==> flow/design.v (excerpt) <==
module life16(
    input clk,
    input load,
    input [255:0] data,
    output reg [255:0] q);
reg [3:0] sum;    
always @(posedge clk) begin
    if (load) begin q <= data; end
    else begin
        for (integer count = 0 ; count < 256 ; count++) begin
        if (count == 0) begin
            sum = q[1] + q[15] + q[16] + q[17] + q[31] + q[240] + q[241] +  q[255]; 
        end else if (count == 15) begin
            sum = q[14] + q[16] + q[0] + q[31] + q[240] + q[254] + q[30]  + q[255];
        end else if (count == 240) begin
            sum = q[0] + q[1] + q[15] + q[239] + q[241] + q[224] + q[225] + q[255];
        end else if (count == 255) begin
            sum = q[0] + q[14] +  q[15] + q[224] + q[238] + q[240] + q[239] + q[254];
        end else if (count > 0 && count < 15) begin
            sum = q[count -1] + q[count +1] + q[count +16] + q[count +15] + q[count +17] + q[count + 240] + q[count +239] + q[count +241];
        end else if (count % 16 == 0) begin 
            sum = q[count -1] + q[count +1] + q[count +15] + q[count +16] + q[count +17] + q[count -15] + q[count -16] + q[count +31];
        end else if (count % 16 == 15)  begin
  ...
For scale: about 5700 cells after synthesis, about 260 flip-flops, about 510 I/O pins, ~0.057 mm2 of cells after synthesis.
clock: 3.53 ns
lec_check: 0
cap_margin: 35
cell_pad_in_sites_global_placement: 0
core_margin: 2
core_utilization: 69
cts_cluster_size: 34
gpl_timing_driven: 1
setup_slack_margin: 0.91
slew_margin: 15
run.sh (not shown) runs the stock make flow with config.mk's settings and CLKGATE_MAP_FILE=.
The first run failed in global routing (5_1_grt).
Then changed:
==> flow/config.mk (replaced) <==
export PLATFORM = sky130hd
export DESIGN_NAME = life16
export DESIGN_NICKNAME = life16
export VERILOG_FILES = /design/flow/design.v
export SDC_FILE = /design/flow/constraint.sdc
export NUM_CORES = 4
export LEC_CHECK = 0
export CAP_MARGIN = 20
export CORE_MARGIN = 2
export CORE_UTILIZATION = 40
export SLEW_MARGIN = 20
==> flow/constraint.sdc (replaced) <==
create_clock -name core_clock -period 4.43 [get_ports {clk}]
set_input_delay 0.8860 -clock core_clock [delete_from_list [all_inputs] [get_ports {clk}]]
set_output_delay 0.8860 -clock core_clock [all_outputs]
set_load 0.01 [all_outputs]
What happened:
- Now the flow finished with timing, DRC and antenna clean
- synthesized cell count stays the same
- die area goes up by well over a third
- synthesized area does not change
Then changed:
--- a/flow/config.mk
+++ b/flow/config.mk
@@ -10 +10,2 @@
-export CORE_UTILIZATION = 40
+export CORE_UTILIZATION = 68
+export PLACE_DENSITY = 0.38
==> flow/constraint.sdc (replaced) <==
create_clock -name core_clock -period 3.92 [get_ports {clk}]
set_input_delay 0.7840 -clock core_clock [delete_from_list [all_inputs] [get_ports {clk}]]
set_output_delay 0.7840 -clock core_clock [all_outputs]
set_load 0.01 [all_outputs]
What happened: This time the run produced a layout that fails on negative setup slack. Worst setup slack gets worse by 0.41 ns. Via count climbs by about 7%. Global-route usage is higher by 14 points. Routed wire length came out lower by about 2.3%.
Then changed:
--- a/flow/config.mk
+++ b/flow/config.mk
@@ -10,2 +10,4 @@
-export CORE_UTILIZATION = 68
-export PLACE_DENSITY = 0.38
+export CORE_UTILIZATION = 70
+export CTS_CLUSTER_DIAMETER = 28
+export CTS_CLUSTER_SIZE = 36
+export SETUP_SLACK_MARGIN = 1.06
==> flow/constraint.sdc (replaced) <==
create_clock -name core_clock -period 3.78 [get_ports {clk}]
set_input_delay 0.7560 -clock core_clock [delete_from_list [all_inputs] [get_ports {clk}]]
set_output_delay 0.7560 -clock core_clock [all_outputs]
set_load 0.01 [all_outputs]
This time the run stopped in global routing (5_1_grt) (GRT-0232).
Die size came out lower by 2.8%.
Synthesized area does not change.
Synthesized cell count is unchanged.


## job 3032
The RTL this note starts from:
==> flow/design.v <==
module life16(
    input clk,
    input load,
    input [255:0] data,
    output reg [255:0] q);
reg [3:0] sum;    
always @(posedge clk) begin
    if (load) begin q <= data; end
    else begin
        for (integer count = 0 ; count < 256 ; count++) begin
        if (count == 0) begin
            sum = q[1] + q[15] + q[16] + q[17] + q[31] + q[240] + q[241] +  q[255]; 
        end else if (count == 15) begin
            sum = q[14] + q[16] + q[0] + q[31] + q[240] + q[254] + q[30]  + q[255];
        end else if (count == 240) begin
            sum = q[0] + q[1] + q[15] + q[239] + q[241] + q[224] + q[225] + q[255];
        end else if (count == 255) begin
            sum = q[0] + q[14] +  q[15] + q[224] + q[238] + q[240] + q[239] + q[254];
        end else if (count > 0 && count < 15) begin
            sum = q[count -1] + q[count +1] + q[count +16] + q[count +15] + q[count +17] + q[count + 240] + q[count +239] + q[count +241];
        end else if (count % 16 == 0) begin 
            sum = q[count -1] + q[count +1] + q[count +15] + q[count +16] + q[count +17] + q[count -15] + q[count -16] + q[count +31];
        end else if (count % 16 == 15)  begin
            sum = q[count -1] + q[count +1] + q[count +15] + q[count -15]  + q[count +16] + q[count -16] + q[count -17]  + q[count -31];
        end else if (count > 240 && count < 255) begin
            sum = q[count -1] + q[count +1] + q[count - 15] + q[count - 16] + q[count - 17] + q[count - 240] + q[count - 241] + q[count - 239];
        end else begin
            sum = q[count -1] + q[count +1] + q[count -15] + q[count -16]  + q[count -17] + q[count +15] + q[count +16] + q[count +17];
        end
        if ((sum == 0 || sum == 1) || (sum >= 4)) begin
         	q[count] <= 0;
    	end else if (sum == 3) begin
         	q[count] <= 1;
    	end
    end
    end
end
endmodule
clock: 5.0 ns
lec_check: 0
cap_margin: 20
cell_pad_in_sites_detail_placement: 1
core_margin: 6
core_utilization: 26
cts_cluster_diameter: 342
gpl_timing_driven: 0
max_routing_layer: met4
min_routing_layer: met2
slew_margin: 20
[inputs] job 9419 vs job 3032
Settings: clearing CELL_PAD_IN_SITES_DETAIL_PLACEMENT, which used to be 1; swapping 26 for 67 in CORE_UTILIZATION; clearing CTS_CLUSTER_DIAMETER, which used to be 342; putting HOLD_SLACK_MARGIN at -0.09 where nothing was set; swapping 6 for 2 in CORE_MARGIN; clearing MAX_ROUTING_LAYER, which used to be met4; clearing GPL_TIMING_DRIVEN, which used to be 0; clearing MIN_ROUTING_LAYER, which used to be met2; swapping 5.0 for 4.07 in the clock period (ns, I/O delays scaled along).
[summary]
Of job 3032 and job 9419, the run reporting the higher area growth from synthesis to layout was job 9419.
Status: number of sinks on the clock net parity (job 3032, job 9419)
Wire length delta (job 9419 − job 3032): favourable
Max worst slew margin relative to its limit across job 3032 and job 9419: job 9419
Job 9419: PASS, flow complete, no timing, DRC or antenna violations
Job 3032 went all the way through synthesis, placement and routing and the layout is clean on timing, DRC and antenna.
Diff job 3032 -> job 9419: longest individual stage delay on the worst path now sits lower, die size now sits lower, post-synthesis share of cell area spent on full adders, half adders and majority gates now sits at about the same level, maximum frequency now sits higher.
Inputs modified between job 9419 and job 6445:
Settings: a change of CORE_UTILIZATION from 67 to 72; a deleted HOLD_SLACK_MARGIN that had been -0.09; an added SETUP_SLACK_MARGIN of -0.2; a change of the clock period (ns, I/O delays scaled along) from 4.07 to 2.15.
Notes after the runs:
Status: job 6445 FAILED at clock tree synthesis (4_1_cts) (tool error). Diff job 9419 -> job 6445: sum of net half-perimeters after detailed placement has increased, vertical extent of the die moved down, placer congestion estimate grew by about 6%, worst slack after detailed placement -2.02 ns. Pre-placement core utilization for job 6445: 5.3 points up relative to job 9419. Summary — total die size, job 6445 relative to job 9419: lower, by 6.8%.
Relative to job 6445, the following input files were edited for job 4499:
Settings: putting ABC_AREA at 1 where nothing was set; putting TNS_END_PERCENT at 5 where nothing was set; swapping -0.2 for -0.24 in SETUP_SLACK_MARGIN; swapping 20 for 10 in CAP_MARGIN; swapping 2.15 for 2.52 in the clock period (ns, I/O delays scaled along).
[summary]
- In the summary table, job 4499 is marked failed, with error GRT-0232 raised in global routing (5_1_grt).
- Job 6445 has a higher share of synthesized area occupied by flip-flops and latches than job 4499.
- From job 6445 to job 4499 the numbers moved as follows: cell total in the yosys stat output rose 27%; post-synthesis share of cell area spent on full adders, half adders and majority gates fell 1.9 points; gate count of the mapped netlist rose 27%; chip height rose 5.1 µm.
- Routability congestion estimate (higher): job 6445
- Worst setup timing slack at the placement stage for job 4499: 0.90 ns up relative to job 6445
- Job 4499 reports a lower mux contribution to synthesized area than job 6445 does.
- Relative to job 6445, die extent in x increased by 5.1 µm in job 4499.
What job 4188 does differently from job 4499 at the input level:
Settings: a change of SETUP_SLACK_MARGIN from -0.24 to 0.01; a deleted TNS_END_PERCENT that had been 5; a change of CORE_UTILIZATION from 72 to 70; a change of CAP_MARGIN from 10 to 20; a change of the clock period (ns, I/O delays scaled along) from 2.52 to 2.15.
- Job 4188: complete, dirty (negative setup slack)
- Async set or reset register ratio after synthesis came out exactly the same in job 4499 and job 4188.
- In job 4188 the cell count after placement turned out 0.91% lower than in job 4499.
- Relative to job 4499, job 4188 degrades worst-case setup slack after placement.
- Comparing job 4188 against job 4499, there is no change at all in area reported by Yosys stat.
- Vertical die size is higher on job 4188
- Going from job 4499 to job 4188, floorplan die area moved up, effective utilization at floorplan decreased 2.4 points.


Starts from the design.v that is shown in full above.
clock: 3.53 ns
lec_check: 0
cap_margin: 20
cell_pad_in_sites_global_placement: 0
core_aspect_ratio: 1.7
core_margin: 2
core_utilization: 55
cts_cluster_size: 34
gpl_timing_driven: 1
slew_margin: 0
The first run ran to the end with violations: negative setup slack.
Then changed:
CELL_PAD_IN_SITES_GLOBAL_PLACEMENT = default   (was 0)
CORE_ASPECT_RATIO = default   (was 1.7)
CORE_UTILIZATION = 47   (was 55)
CTS_CLUSTER_SIZE = default   (was 34)
GPL_TIMING_DRIVEN = default   (was 1)
SLEW_MARGIN = 20   (was 0)
clock period = 4.43 ns   (was 3.53 ns; I/O delays follow)
With this change the flow completed without violations.
Cell area is lower by about a fifth.
Clock skew went up by 0.0083 ns.
Setup slack gets better by 0.67 ns.
Worst hold slack improved by 0.058 ns.


Starts from the design.v that is shown in full above.
clock: 3.53 ns
lec_check: 0
cap_margin: 35
cell_pad_in_sites_global_placement: 0
core_margin: 2
core_utilization: 69
cts_cluster_size: 34
gpl_timing_driven: 1
setup_slack_margin: 1.03
slew_margin: 15
The first run failed in global routing.
Then changed:
CAP_MARGIN = 20   (was 35)
CELL_PAD_IN_SITES_GLOBAL_PLACEMENT = not set   (was 0)
CORE_UTILIZATION = 59   (was 69)
CTS_CLUSTER_SIZE = not set   (was 34)
GPL_TIMING_DRIVEN = not set   (was 1)
SETUP_SLACK_MARGIN = not set   (was 1.03)
SLEW_MARGIN = 20   (was 15)
clock period = 2.52 ns   (was 3.53 ns; I/O delays follow)
Now the flow finished with setup timing left.
Synthesized area stays the same.
Die area is higher by 17%.
Synthesized cell count is unchanged.
Then changed:
ABC_AREA = 1   (was not set)
CAP_MARGIN = 10   (was 20)
CORE_ASPECT_RATIO = 1.34   (was not set)
CORE_UTILIZATION = 72   (was 59)
CTS_CLUSTER_SIZE = 99   (was not set)
SETUP_SLACK_MARGIN = 0.21   (was not set)
=> The new run never finished: it broke off in global routing on GRT-0232. Synthesized cell count is higher by 27%. Die area goes down by 15%. Synthesized area rose by about 3.7%.
Then changed:
ABC_AREA = not set   (was 1)
CAP_MARGIN = 20   (was 10)
CORE_ASPECT_RATIO = not set   (was 1.34)
CORE_UTILIZATION = 40   (was 72)
CTS_CLUSTER_SIZE = not set   (was 99)
SETUP_SLACK_MARGIN = not set   (was 0.21)
clock period = 5.0 ns   (was 2.52 ns; I/O delays follow)
=> Now the flow passed the timing, DRC and antenna checks; synthesized area goes down by about 3.5%; synthesized cell count goes down by about 20%; die area goes up by about 70%.


wip/lagoon:
Starts from the design.v that is shown in full above.
Settings: LEC_CHECK=0, CAP_MARGIN=20, CORE_MARGIN=2, CORE_UTILIZATION=72, PLACE_DENSITY_LB_ADDON=0.0, SETUP_SLACK_MARGIN=0.83, SLEW_MARGIN=20; clock period 2.8 ns.
FAIL wip/lagoon @ 4_1_cts: tool exited with error
Inputs modified between wip/lagoon and wip/delta:
Settings: removing PLACE_DENSITY_LB_ADDON (formerly 0.0); setting CELL_PAD_IN_SITES_DETAIL_PLACEMENT to 1 for the first time; changing CORE_UTILIZATION from 72 to 40; setting CORE_ASPECT_RATIO to 1.66 for the first time; removing SETUP_SLACK_MARGIN (formerly 0.83); changing the clock period (ns, I/O delays scaled along) from 2.8 to 5.0.
Notes after the runs:
- Every run in wip/delta and wip/lagoon closed cleanly, with the single exception of wip/lagoon.
- On total die size, the higher figure sits with wip/delta, not wip/lagoon.
- Area after synthesis came out exactly the same in wip/delta and wip/lagoon.
- wip/delta ends up with lower total placed instance area than wip/lagoon does.
- Relative to wip/lagoon, height of the chip has increased by about 70% in wip/delta.
- Lower floorplan core density among wip/delta and wip/lagoon: wip/delta
### wip/delta -> wip/juniper
Settings: putting MAX_ROUTING_LAYER at met4 where nothing was set; putting MIN_ROUTING_LAYER at met2 where nothing was set; swapping 2 for 6 in CORE_MARGIN; clearing CORE_ASPECT_RATIO, which used to be 1.66; swapping 20 for 0 in CAP_MARGIN; swapping 40 for 26 in CORE_UTILIZATION; putting GPL_TIMING_DRIVEN at 0 where nothing was set; putting SETUP_SLACK_MARGIN at -0.07 where nothing was set; putting CTS_CLUSTER_DIAMETER at 334 where nothing was set.
[summary]
Site row count (wip/juniper vs. wip/delta) decreases by a few percent. Sort wip/delta and wip/juniper by post-route cell area, ascending, and wip/delta comes first. Combined buffer and inverter count along the critical path: wip/delta and wip/juniper compared, higher one is wip/delta. On clock transition at the registers of the reported paths, wip/delta and wip/juniper are neck and neck. Count of input and output buffers delta (wip/delta -> wip/juniper): insignificant.
Setup changes, wip/juniper to wip/pepper
Settings: changing SETUP_SLACK_MARGIN from -0.07 to 1.16; changing CORE_UTILIZATION from 26 to 40; setting CORE_ASPECT_RATIO to 1.66 for the first time; changing CORE_MARGIN from 6 to 2; changing CAP_MARGIN from 0 to 30; removing GPL_TIMING_DRIVEN (formerly 0); setting CELL_PAD_IN_SITES_GLOBAL_PLACEMENT to 1 for the first time; setting HOLD_SLACK_MARGIN to 0.15 for the first time; removing CTS_CLUSTER_DIAMETER (formerly 334); removing MIN_ROUTING_LAYER (formerly met2); setting PLACE_DENSITY_LB_ADDON to 0.19 for the first time.
--- outcome ---
wip/pepper ends up with lower post-route fraction of the period consumed by the critical path than wip/juniper does. wip/juniper has higher total inserted antenna cells than wip/pepper. Summary: die area, wip/pepper better than wip/juniper. Looking at most utilized layer in the global route result, the met3 result is from wip/juniper; the met2 one comes from wip/pepper. The higher global placement routability congestion came out of wip/juniper.
diff inputs: wip/pepper => wip/maple
Settings: HOLD_SLACK_MARGIN: 0.15 -> -0.09; CELL_PAD_IN_SITES_DETAIL_PLACEMENT: 1 -> unset; PLACE_DENSITY_LB_ADDON: 0.19 -> unset; CTS_CLUSTER_SIZE: unset -> 24; CELL_PAD_IN_SITES_GLOBAL_PLACEMENT: 1 -> unset; CORE_ASPECT_RATIO: 1.66 -> unset; CAP_MARGIN: 30 -> 15; CORE_UTILIZATION: 40 -> 70; SETUP_SLACK_MARGIN: 1.16 -> unset; the clock period (ns, I/O delays scaled along): 5.0 -> 3.75.
Findings:
- NOTE pin count of the biggest net entering global routing wip/pepper->wip/maple decreased by more than 10%
- Count of inserted tapcells for wip/maple is lower than for wip/pepper.
- The higher maximum operating frequency of wip/maple and wip/pepper is in wip/pepper.
- For the number of clock buffers in the layout, wip/maple came in about 10% higher than wip/pepper did.
- Between wip/pepper and wip/maple, sum of routed wire segments on met1 decreased.
- The layout from wip/maple, despite a flow that completed every stage, fails the layout checks, with the failing checks listed as setup timing.
- | final cell count without fillers | higher: wip/pepper |
- Delta (wip/maple minus wip/pepper): total vias in the final route saw an increase, wire length per cell saw an increase, worst hold slack saw a decrease.
